==> inputs of v6 <==
==> flow/design.v <==
`timescale 1ns / 1ps
module mux_2x1_rtl(in_0, in_1, select, out);
	input	select;
	input in_0; 
	input in_1;
	output out;
	assign out = (in_0 && ~select) || (in_1 && select);
endmodule
`timescale 1ns / 1ps
module mux_4x1_behavioral(in_0, in_1, in_2, in_3, select, out);
	input in_0;
	input in_1;
	input in_2;
	input in_3;
	input [1:0] select;
	output out;
	reg out;
	always@(select, in_0, in_1, in_2, in_3)
	begin
		case(select)
			2'b00: out = in_0;
			2'b01: out = in_1;
			2'b10: out = in_2;
			2'b11: out = in_3;
		endcase
	end
endmodule
`timescale 1ns / 1ps
module bfa_gl(in_0, in_1, carry_in, result, carry_out);
	input in_0, in_1, carry_in;
	output result, carry_out;
	wire w_xor, w_and_0, w_and_1;
	xor X0(w_xor, in_0, in_1);
	xor X1(result, w_xor, carry_in);
	and A0(w_and_0, w_xor, carry_in);
	and A1(w_and_1, in_0, in_1);
	or O1(carry_out, w_and_0, w_and_1);
endmodule
`timescale 1ns / 1ps
module alu_bitslice(in_a, in_b, in_carry, in_control, out_carry, out_result);
	input in_a, in_b, in_carry;
	input [2:0] in_control;
	wire w_xor_b_c0, w_invert_a, w_and_a_b, w_or_a_b, w_sum, w_2x1;
	output out_result;
	output out_carry;
	xor (w_xor_b_c0, in_b, in_control[0]);
	or  (w_or_a_b, in_a, w_xor_b_c0);
	and (w_and_a_b, in_a, w_xor_b_c0);
	not (w_invert_a, in_a);
	bfa_gl bfa (in_a, w_xor_b_c0, in_carry, w_sum, out_carry);
	mux_2x1_rtl mux_2x1 (w_invert_a, w_xor_b_c0, in_control[0], w_2x1);
	mux_4x1_behavioral mux_4x1 (w_sum, w_or_a_b, w_and_a_b, w_2x1, in_control[2:1], out_result);
endmodule
`timescale 1ns / 1ps
module n_bit_alu(a_in, b_in, control_in, sum_out, carry_out, overflow_out, zero_out);
	parameter n = 8;
	input [7:0] a_in;
	input [7:0] b_in;
	input [2:0] control_in;
	output [7:0] sum_out; 
	output carry_out, overflow_out, zero_out;
	wire [8:0] carry;
	wire is_zero_out;
	and is_zero(is_zero_out, ~sum_out[0], ~sum_out[1], ~sum_out[2], ~sum_out[3], ~sum_out[4], ~sum_out[5], ~sum_out[6], ~sum_out[7]);
	genvar i;
	assign carry_out = carry[n];
	assign overflow_out = carry[n - 1] ^ carry[n];
	assign zero_out = is_zero_out;
	assign carry[0] = control_in[0];
	alu_bitslice adder(a_in[0], b_in[0], carry[0], control_in, carry[1], sum_out[0]); 
	generate 
		for (i = 1; i < n; i = i + 1)
			begin: aluBitGen
				alu_bitslice adder(a_in[i], b_in[i], carry[i], control_in, carry[i+1], sum_out[i]);
			end
	endgenerate
endmodule
`timescale 1ns / 1ps
module acc_cpu(
	input clk,
	input rst,
	output [7:0] imem_addr,
	input [15:0] imem_rdata,
	output reg dmem_req,
	output reg dmem_we,
	output reg [7:0] dmem_addr,
	output [7:0] dmem_wdata,
	input dmem_ack,
	input [7:0] dmem_rdata,
	input [7:0] in_data,
	input in_valid,
	output in_ready,
	output [7:0] out_data,
	output out_valid,
	input out_ready,
	output halted,
	output [7:0] acc,
	output flag_c,
	output flag_z,
	output flag_v
);
parameter S_F0 = 4'd0;    
parameter S_F1 = 4'd1;    
parameter S_DEC = 4'd2;   
parameter S_IND = 4'd3;   
parameter S_MEM = 4'd4;   
parameter S_EX = 4'd5;    
parameter S_ST = 4'd6;    
parameter S_MUL = 4'd7;   
parameter S_DIV = 4'd8;   
parameter S_DIVW = 4'd9;  
parameter S_IN = 4'd10;   
parameter S_OUT = 4'd11;  
parameter S_NX = 4'd12;   
parameter S_HLT = 4'd13;  
reg [3:0] state;
reg [7:0] pc, npc;
reg [15:0] ir;
reg [7:0] ACC;
reg C, Z, V;
reg [7:0] mdata;
reg [7:0] JSRaddrReg;
reg [7:0] InteruptAdrReg;
reg [3:0] HVPIReg;
reg [7:0] MULreg, MULreg2;
reg [7:0] DIVreg;
reg ev_ov, ev_bi, ev_ba;
wire [4:0] op = ir[15:11];
wire [2:0] mode = ir[10:8];
wire [7:0] imm = ir[7:0];
wire is_alu = (op[4:3] == 2'b00);
wire is_ld = (op == 5'b01000);
wire is_st = (op == 5'b01001);
wire is_shl = (op == 5'b01010);
wire is_shr = (op == 5'b01011);
wire is_in = (op == 5'b01100);
wire is_out = (op == 5'b01101);
wire is_hlt = (op == 5'b01110);
wire is_hv = (op == 5'b01111);
wire is_mul = (op == 5'b11000);
wire is_div = (op == 5'b11001);
wire is_br = (op == 5'b11010);
wire is_bz = (op == 5'b11011);
wire is_jsr = (op == 5'b11100);
wire is_rts = (op == 5'b11101);
wire is_rti = (op == 5'b11110);
wire is_bad = (op[4:3] == 2'b10) || (op == 5'b11111);
wire bad_mode = (is_alu || is_ld) && (mode > 3'd2);
reg [7:0] alu_b;
reg [2:0] alu_ctl;
wire [7:0] alu_out;
wire alu_c, alu_v, alu_z;
n_bit_alu ALU(ACC, alu_b, alu_ctl, alu_out, alu_c, alu_v, alu_z);
always @(*) begin
	alu_b = (mode == 3'd0) ? imm : mdata;
	alu_ctl = op[2:0];
	if (state == S_MUL) begin
		alu_b = MULreg2;
		alu_ctl = 3'b000;
	end else if (state == S_DIV) begin
		alu_b = imm;
		alu_ctl = 3'b001;
	end
end
wire ovf_en = (HVPIReg == 4'b0000) || HVPIReg[0];
wire bi_en = (HVPIReg == 4'b0000) || HVPIReg[1];
wire ba_en = (HVPIReg == 4'b0000) || HVPIReg[2];
assign imem_addr = pc;
assign dmem_wdata = ACC;
assign in_ready = (state == S_IN);
assign out_valid = (state == S_OUT);
assign out_data = ACC;
assign halted = (state == S_HLT);
assign acc = ACC;
assign flag_c = C;
assign flag_z = Z;
assign flag_v = V;
always @(posedge clk) begin
	if (rst) begin
		state <= S_F0;
		pc <= 8'd0;
		npc <= 8'd0;
		ir <= 16'd0;
		ACC <= 8'd0;
		C <= 1'b0;
		Z <= 1'b0;
		V <= 1'b0;
		mdata <= 8'd0;
		JSRaddrReg <= 8'd0;
		InteruptAdrReg <= 8'd0;
		HVPIReg <= 4'd0;
		MULreg <= 8'd0;
		MULreg2 <= 8'd0;
		DIVreg <= 8'd0;
		ev_ov <= 1'b0;
		ev_bi <= 1'b0;
		ev_ba <= 1'b0;
		dmem_req <= 1'b0;
		dmem_we <= 1'b0;
		dmem_addr <= 8'd0;
	end else begin
		case (state)
		S_F0: begin
			ev_ov <= 1'b0;
			ev_bi <= 1'b0;
			ev_ba <= 1'b0;
			state <= S_F1;
		end
		S_F1: begin
			ir <= imem_rdata;
			state <= S_DEC;
		end
		S_DEC: begin
			npc <= pc + 8'd1;
			if (bad_mode) begin
				ev_ba <= 1'b1;
				state <= S_NX;
			end else if (is_bad) begin
				ev_bi <= 1'b1;
				state <= S_NX;
			end else if ((is_alu || is_ld) && mode == 3'd1) begin
				dmem_req <= 1'b1;
				dmem_we <= 1'b0;
				dmem_addr <= imm;
				state <= S_MEM;
			end else if ((is_alu || is_ld) && mode == 3'd2) begin
				dmem_req <= 1'b1;
				dmem_we <= 1'b0;
				dmem_addr <= imm;
				state <= S_IND;
			end else if (is_alu || is_ld) begin
				state <= S_EX;
			end else if (is_st) begin
				dmem_req <= 1'b1;
				dmem_we <= 1'b1;
				dmem_addr <= imm;
				state <= S_ST;
			end else if (is_mul) begin
				MULreg <= imm;
				MULreg2 <= ACC;
				state <= S_MUL;
			end else if (is_div) begin
				if (imm == 8'd0) begin
					ACC <= 8'hff;
					state <= S_NX;
				end else begin
					DIVreg <= 8'd0;
					state <= S_DIV;
				end
			end else if (is_in) begin
				state <= S_IN;
			end else if (is_out) begin
				state <= S_OUT;
			end else if (is_hlt) begin
				state <= S_HLT;
			end else begin
				if (is_shl) ACC <= {ACC[6:0], 1'b0};
				if (is_shr) ACC <= {1'b0, ACC[7:1]};
				if (is_hv) HVPIReg <= imm[3:0];
				if (is_br || (is_bz && Z)) npc <= imm;
				if (is_jsr) begin
					JSRaddrReg <= pc + 8'd1;
					npc <= imm;
				end
				if (is_rts) npc <= JSRaddrReg;
				if (is_rti) npc <= InteruptAdrReg;
				state <= S_NX;
			end
		end
		S_IND: begin
			if (dmem_ack) begin
				dmem_req <= 1'b0;
				dmem_addr <= dmem_rdata;
				state <= S_MEM;
			end else if (!dmem_req) begin
				dmem_req <= 1'b1;
			end
		end
		S_MEM: begin
			if (dmem_ack) begin
				dmem_req <= 1'b0;
				mdata <= dmem_rdata;
				state <= S_EX;
			end else begin
				dmem_req <= 1'b1;
			end
		end
		S_EX: begin
			if (is_ld) begin
				ACC <= (mode == 3'd0) ? imm : mdata;
			end else begin
				ACC <= alu_out;
				C <= alu_c;
				Z <= alu_z;
				V <= alu_v;
				ev_ov <= alu_v;
			end
			state <= S_NX;
		end
		S_ST: begin
			if (dmem_ack) begin
				dmem_req <= 1'b0;
				dmem_we <= 1'b0;
				state <= S_NX;
			end
		end
		S_MUL: begin
			ACC <= alu_out;
			MULreg <= MULreg - 8'd1;
			if (MULreg == 8'd2) state <= S_NX;
		end
		S_DIV: begin
			if (alu_c) begin
				ACC <= alu_out;
				DIVreg <= DIVreg + 8'd1;
			end else begin
				state <= S_DIVW;
			end
		end
		S_DIVW: begin
			ACC <= DIVreg;
			state <= S_NX;
		end
		S_IN: begin
			if (in_valid) begin
				ACC <= in_data;
				state <= S_NX;
			end
		end
		S_OUT: begin
			if (out_ready) state <= S_NX;
		end
		S_NX: begin
			if (ev_ov && ovf_en) begin
				InteruptAdrReg <= npc;
				pc <= 8'd100;
			end else if (ev_bi && bi_en) begin
				InteruptAdrReg <= npc;
				pc <= 8'd110;
			end else if (ev_ba && ba_en) begin
				InteruptAdrReg <= npc;
				pc <= 8'd120;
			end else begin
				pc <= npc;
			end
			state <= S_F0;
		end
		S_HLT: begin
		end
		default: state <= S_F0;
		endcase
	end
end
endmodule
==> flow/run.sh <==
#!/bin/bash
# the make line also repeats each setting of config.mk as NAME=value (left out here)
make -C /OpenROAD-flow-scripts/flow DESIGN_CONFIG=/design/flow/config.mk WORK_HOME=/design/flow/orfs CLKGATE_MAP_FILE= finish
==> flow/config.mk <==
export PLATFORM = sky130hd
export DESIGN_NAME = acc_cpu
export DESIGN_NICKNAME = acc_cpu
export VERILOG_FILES = /design/flow/design.v
export SDC_FILE = /design/flow/constraint.sdc
export NUM_CORES = 4
export LEC_CHECK = 0
export CAP_MARGIN = 20
export CORE_MARGIN = 2
export CORE_UTILIZATION = 64
export SETUP_SLACK_MARGIN = 0.84
export SLEW_MARGIN = 20
==> flow/constraint.sdc <==
create_clock -name core_clock -period 4.63 [get_ports {clk}]
set_input_delay 0.9260 -clock core_clock [delete_from_list [all_inputs] [get_ports {clk}]]
set_output_delay 0.9260 -clock core_clock [all_outputs]
set_load 0.01 [all_outputs]
==> inputs of v15, as changes to v6 <==
--- a/flow/config.mk
+++ b/flow/config.mk
@@ -7,6 +7,9 @@
 export LEC_CHECK = 0
-export CAP_MARGIN = 20
+export ABC_AREA = 1
+export CAP_MARGIN = 40
 export CORE_MARGIN = 2
-export CORE_UTILIZATION = 64
-export SETUP_SLACK_MARGIN = 0.84
+export CORE_UTILIZATION = 72
+export CTS_CLUSTER_DIAMETER = 374
+export CTS_CLUSTER_SIZE = 93
+export PLACE_DENSITY = 0.6
 export SLEW_MARGIN = 20
==> flow/constraint.sdc (replaced) <==
create_clock -name core_clock -period 2.41 [get_ports {clk}]
set_input_delay 0.4820 -clock core_clock [delete_from_list [all_inputs] [get_ports {clk}]]
set_output_delay 0.4820 -clock core_clock [all_outputs]
set_load 0.01 [all_outputs]
==> inputs of v5, as changes to v6 <==
--- a/flow/config.mk
+++ b/flow/config.mk
@@ -10,3 +10,2 @@
 export CORE_UTILIZATION = 64
-export SETUP_SLACK_MARGIN = 0.84
 export SLEW_MARGIN = 20
==> flow/constraint.sdc (replaced) <==
create_clock -name core_clock -period 5.16 [get_ports {clk}]
set_input_delay 1.0320 -clock core_clock [delete_from_list [all_inputs] [get_ports {clk}]]
set_output_delay 1.0320 -clock core_clock [all_outputs]
set_load 0.01 [all_outputs]
==> inputs of v23, as changes to v6 <==
--- a/flow/config.mk
+++ b/flow/config.mk
@@ -7,6 +7,10 @@
 export LEC_CHECK = 0
+export ABC_AREA = 1
 export CAP_MARGIN = 20
+export CORE_ASPECT_RATIO = 0.5
 export CORE_MARGIN = 2
-export CORE_UTILIZATION = 64
-export SETUP_SLACK_MARGIN = 0.84
+export CORE_UTILIZATION = 65
+export CTS_CLUSTER_DIAMETER = 363
+export CTS_CLUSTER_SIZE = 98
+export PLACE_DENSITY = 0.6
 export SLEW_MARGIN = 20
==> flow/constraint.sdc (replaced) <==
create_clock -name core_clock -period 3.33 [get_ports {clk}]
set_input_delay 0.6660 -clock core_clock [delete_from_list [all_inputs] [get_ports {clk}]]
set_output_delay 0.6660 -clock core_clock [all_outputs]
set_load 0.01 [all_outputs]
==> results.cfg <==
; synthesis and place-and-route metrics
[sta]
rsz0062_at_grt = true
setup_viol_count_final = 19
fin_ws_ps = -219.0

[run_status]
outcome = complete, but fails checks
failed_checks = setup timing

[yosys]
ys_area_um2 = 7431
postSynthSeqShare_pct = 32.87
common_cells = 125 x nor2_1, 122 x dfxtp_1, 69 x a21oi_1, 69 x nand2_1, 52 x mux2i_1

[pwr]
p_per_area_nw_per_um2 = 313.6
p_sw_mw = 0.7615
pwr.group.clock_mw = 1.37

[drt]
top_layer = met4
That was v6.
==> results.cfg <==
; generated from flow reports
[run_status]
stop_error = [ERROR DPL-0038] Utilization greater than 100%, impossible to legalize
lastStage = 4_1_cts
outcome = did not finish

[floorplanning]
die_y_um = 103.7
pin_count = 85
core_area_um2 = 9729

[placement]
io_buffers = 84

[yosys]
postSynthSeqShare_pct = 34.13
synth_cell_types = 50
ys_area_um2 = 7157
netlist_top_cells_area = dfxtp_1 34%, nand2_1 9.9%, a21oi_1 8.0%, o21ai_0 8.0%, inv_1 6.8%
common_cells = 189 x nand2_1, 129 x inv_1, 122 x dfxtp_1, 114 x a21oi_1, 114 x o21ai_0
synth_nets = 1114
That was v15.
==> results.cfg <==
; synthesis and place-and-route metrics
[run_status]
failed_checks = setup timing
outcome = complete, but fails checks

[sta]
rsz0062_at_grt = true
fin_ws_ps = -1324
setup_viol_count_final = 22

[pwr]
p_per_area_nw_per_um2 = 471.3
p_sw_mw = 1.408
pwr.group.clock_mw = 1.82

[floorplanning]
die_w_um = 152.4

[yosys]
simple_gate_share_pct = 23.48
ys_area_um2 = 7157
postSynthSeqShare_pct = 34.13

[worst_setup_path]
slowest_delay_ps = 370

[drt]
wl_per_cell_um = 19.56
That was v23.
==> results.cfg <==
; synthesis and place-and-route metrics
[run_status]
outcome = complete, no violations

[yosys]
fa_ha_area_share_pct = 5.253
common_cells = 125 x nor2_1, 122 x dfxtp_1, 69 x a21oi_1, 69 x nand2_1, 52 x mux2i_1
postSynthSeqShare_pct = 32.87

[floorplanning]
initial_core_util_pct = 65.36

[sta]
fin_ws_ps = 173.5
setup_viol_count_final = 0

[pwr]
p_sw_mw = 0.6685
p_per_area_nw_per_um2 = 288.4
That was v5.
